// cpu_core
module cpu_core(
    input clk,
    input rst,
	 output [5:0] pc_out,
	 input [15:0] instr_out,
	 input [15:0] mem_Data_in,
	 output mem_wr,
	 output mem_rd,
	 output [15:0] reg_Data_2,
	 output [5:0] data_mem_address
    );
	 wire [5:0] pc_target;
	 Program_Counter pc(clk,	rst,		pc_target,		pc_out);
	 wire  [5:0] pc_next;
	 assign pc_next = pc_out + 1;
	 wire [3:0] opcode,		reg_Rs,		reg_Rt,		reg_Rd;
	 wire [15:0] imm_offset;
	 wire [5:0] j_offset;
	 wire [3:0] jeq_offset;
	 wire [7:0] li_offset;
	 assign opcode 		=		instr_out	[15:12];
	 assign reg_Rd 		=		instr_out	[11:8];
	 assign reg_Rs 		=		instr_out	[7:4];
	 assign reg_Rt 		=		instr_out	[3:0];
	 assign imm_offset 	=		instr_out	[3:0]; 
	 assign li_offset		=		instr_out	[7:0];
	 assign j_offset 		=		instr_out	[5:0];
	 assign jeq_offset   = 		instr_out	[11:8];
	 reg [3:0] reg_Rd_mxd;
	 wire reg_dest;
	 wire [15:0] reg_write_Data, reg_Data_1, reg_Write_D, reg_Write_s1, reg_Write_s2;
	 always @(reg_dest or reg_Rd or reg_Rt) begin
		case(reg_dest)
			1'b0 : reg_Rd_mxd  = reg_Rd;
			1'b1 : reg_Rd_mxd  = reg_Rt;
		endcase
	 end
	 Register_File_main reg_file (clk,		rst,		reg_Rs,		reg_Rt,		reg_Rd_mxd,		reg_wr,		reg_Write_D,		reg_Data_1,		reg_Data_2);
	 wire [2:0] alu_op;
	 wire alu_src, op_jump, op_jeq, op_jr, op_cmp, op_mov, op_li, m2r;
	 Control_Unit cu(opcode,		alu_op,		reg_wr,		reg_dest,		alu_src,		op_jump,		op_jeq,		op_jr,	op_cmp,	op_mov,	op_li, 	mem_rd,		mem_wr,		m2r);
	 wire z_flag, agb, bga;
	 reg [15:0] imm_offset_se;
	 always @ (imm_offset) begin
		if(imm_offset[3] == 0) begin
			imm_offset_se <= {12'b000000000000,imm_offset};		 
			end
			else begin 
				imm_offset_se <= {12'b111111111111,imm_offset};	 
			end
	end
  ...
For scale: about 3600 cells after synthesis, roughly 260 flip-flops, roughly 23000 µm² of cells after synthesis.
Settings: LEC_CHECK=0, ABC_AREA=1, CAP_MARGIN=35, CELL_PAD_IN_SITES_DETAIL_PLACEMENT=0, CELL_PAD_IN_SITES_GLOBAL_PLACEMENT=1, CORE_MARGIN=5, CORE_UTILIZATION=66, CTS_CLUSTER_SIZE=54, MIN_ROUTING_LAYER=met2, SETUP_SLACK_MARGIN=-0.15, SLEW_MARGIN=20, TNS_END_PERCENT=60; clock period 11.1 ns.
run.sh (not shown) runs the stock make flow with config.mk's settings and CLKGATE_MAP_FILE=.
The starting point aborted during global placement without I/O (GPL-0301).
==> next run, changes <==
CAP_MARGIN = 20   (was 35)
CELL_PAD_IN_SITES_DETAIL_PLACEMENT = unset   (was 0)
CELL_PAD_IN_SITES_GLOBAL_PLACEMENT = unset   (was 1)
CORE_MARGIN = 2   (was 5)
CORE_UTILIZATION = 64   (was 66)
CTS_CLUSTER_DIAMETER = 372   (was unset)
CTS_CLUSTER_SIZE = 99   (was 54)
MIN_ROUTING_LAYER = unset   (was met2)
SETUP_SLACK_MARGIN = 0.87   (was -0.15)
TNS_END_PERCENT = unset   (was 60)
clock period = 6.43 ns   (was 11.1 ns; I/O delays follow)
With this change the flow failed in global routing, error GRT-0116.
Die area shrinks by 3.2%.
Synthesized cell count stays the same.
Synthesized area stays the same.
==> next run, changes <==
CORE_UTILIZATION = 69   (was 64)
CTS_CLUSTER_DIAMETER = unset   (was 372)
PLACE_DENSITY = 0.37   (was unset)
SETUP_SLACK_MARGIN = unset   (was 0.87)
TNS_END_PERCENT = 10   (was unset)
clock period = 9.14 ns   (was 6.43 ns; I/O delays follow)
=> This time the run ran to the end with violations: negative setup slack; die area falls by a little under a tenth; synthesized cell count stays the same; synthesized area does not change.
==> next run, changes <==
CORE_UTILIZATION = 72   (was 69)
CTS_CLUSTER_DIAMETER = 374   (was unset)
PLACE_DENSITY = unset   (was 0.37)
SETUP_SLACK_MARGIN = 0.87   (was unset)
TNS_END_PERCENT = unset   (was 10)
clock period = 6.43 ns   (was 9.14 ns; I/O delays follow)
=> Now the flow failed in clock tree synthesis (DPL-0033). Area after synthesis stays the same. Synthesized cell count is unchanged. Die size goes down by 4.1%.
==> next run, changes <==
CORE_UTILIZATION = 59   (was 72)
CTS_CLUSTER_DIAMETER = unset   (was 374)
CTS_CLUSTER_SIZE = unset   (was 99)
SETUP_SLACK_MARGIN = unset   (was 0.87)
clock period = 6.77 ns   (was 6.43 ns; I/O delays follow)
Effect:
- The changed run never finished: it broke off in global routing on GRT-0232
- die size went up by about a fifth
- area after synthesis stays the same
- synthesized cell count stays the same
==> next run, changes <==
ABC_AREA = unset   (was 1)
CORE_UTILIZATION = 26   (was 59)
clock period = 10.9 ns   (was 6.77 ns; I/O delays follow)
After rerunning:
- The changed run completed with no timing, DRC or antenna violations
- die area rose by about 120%
- synthesized area shrinks by 1.4%
- synthesized cell count falls by about 27%


== violet ==
Starting RTL as in the previous note.
make LEC_CHECK=0 CAP_MARGIN=20 CORE_MARGIN=2 CORE_UTILIZATION=40 SLEW_MARGIN=20 finish   # period 10.9 ns
Every stage of the flow completed for violet, and the final layout passed the timing, design-rule and antenna checks.
The following lists how tundra was set up differently from violet:
# violet
export LEC_CHECK = 0
export CAP_MARGIN = 20
export CORE_MARGIN = 2
export CORE_UTILIZATION = 40
export SLEW_MARGIN = 20
create_clock -name core_clock -period 10.9 [get_ports {clk}]
# tundra
export LEC_CHECK = 0
export CAP_MARGIN = 20
export CORE_MARGIN = 2
export CORE_UTILIZATION = 67
export CTS_CLUSTER_DIAMETER = 29
export MAX_ROUTING_LAYER = met4
export SETUP_SLACK_MARGIN = 0.23
export SLEW_MARGIN = 20
create_clock -name core_clock -period 7.07 [get_ports {clk}]
Notes after the runs:
Comparing violet and tundra, the higher initial core utilization is on tundra.
Diff violet..tundra | xor and xnor area share after synthesis | unchanged
violet → tundra: instance area at placement picked up an extra 0.0025 mm2, placeable core region has decreased, area of the chip fell by 0.023 mm2, die height moved down.
Between tundra and violet, it is tundra whose horizontal die dimension is lower, by 22%.
Stage in which a tool error killed tundra: global routing (5_1_grt).
From violet to tundra, instance count of the mapped netlist did not move at all.
Relative to tundra, the following input files were edited for willow:
# tundra
export LEC_CHECK = 0
export CAP_MARGIN = 20
export CORE_MARGIN = 2
export CORE_UTILIZATION = 67
export CTS_CLUSTER_DIAMETER = 29
export MAX_ROUTING_LAYER = met4
export SETUP_SLACK_MARGIN = 0.23
export SLEW_MARGIN = 20
create_clock -name core_clock -period 7.07 [get_ports {clk}]
# willow
export LEC_CHECK = 0
export CAP_MARGIN = 20
export CORE_MARGIN = 2
export CORE_UTILIZATION = 68
export CTS_CLUSTER_DIAMETER = 29
export SETUP_SLACK_MARGIN = -0.55
export SLEW_MARGIN = 20
create_clock -name core_clock -period 7.47 [get_ports {clk}]
Findings:
- Status(willow) = ERROR, stage = global routing (5_1_grt)
- Status: half-perimeter wire length after placement parity (tundra, willow)
- tundra -> willow: fraction of the mapped netlist area in adder cells delta 0, exact match
- Number of buffers added for setup after CTS ended up 61 lower on willow than on tundra.
- Compare tundra and willow | total cell area at the placement stage higher: tundra
- Taking willow as 1.0, tundra lands at 1.07 on last weighted congestion value of the routability-driven placer.
- Re worst setup timing slack at the placement stage: willow is 180 ps up on tundra.
- willow vs tundra — post-cts gate resize count dropped by more than half
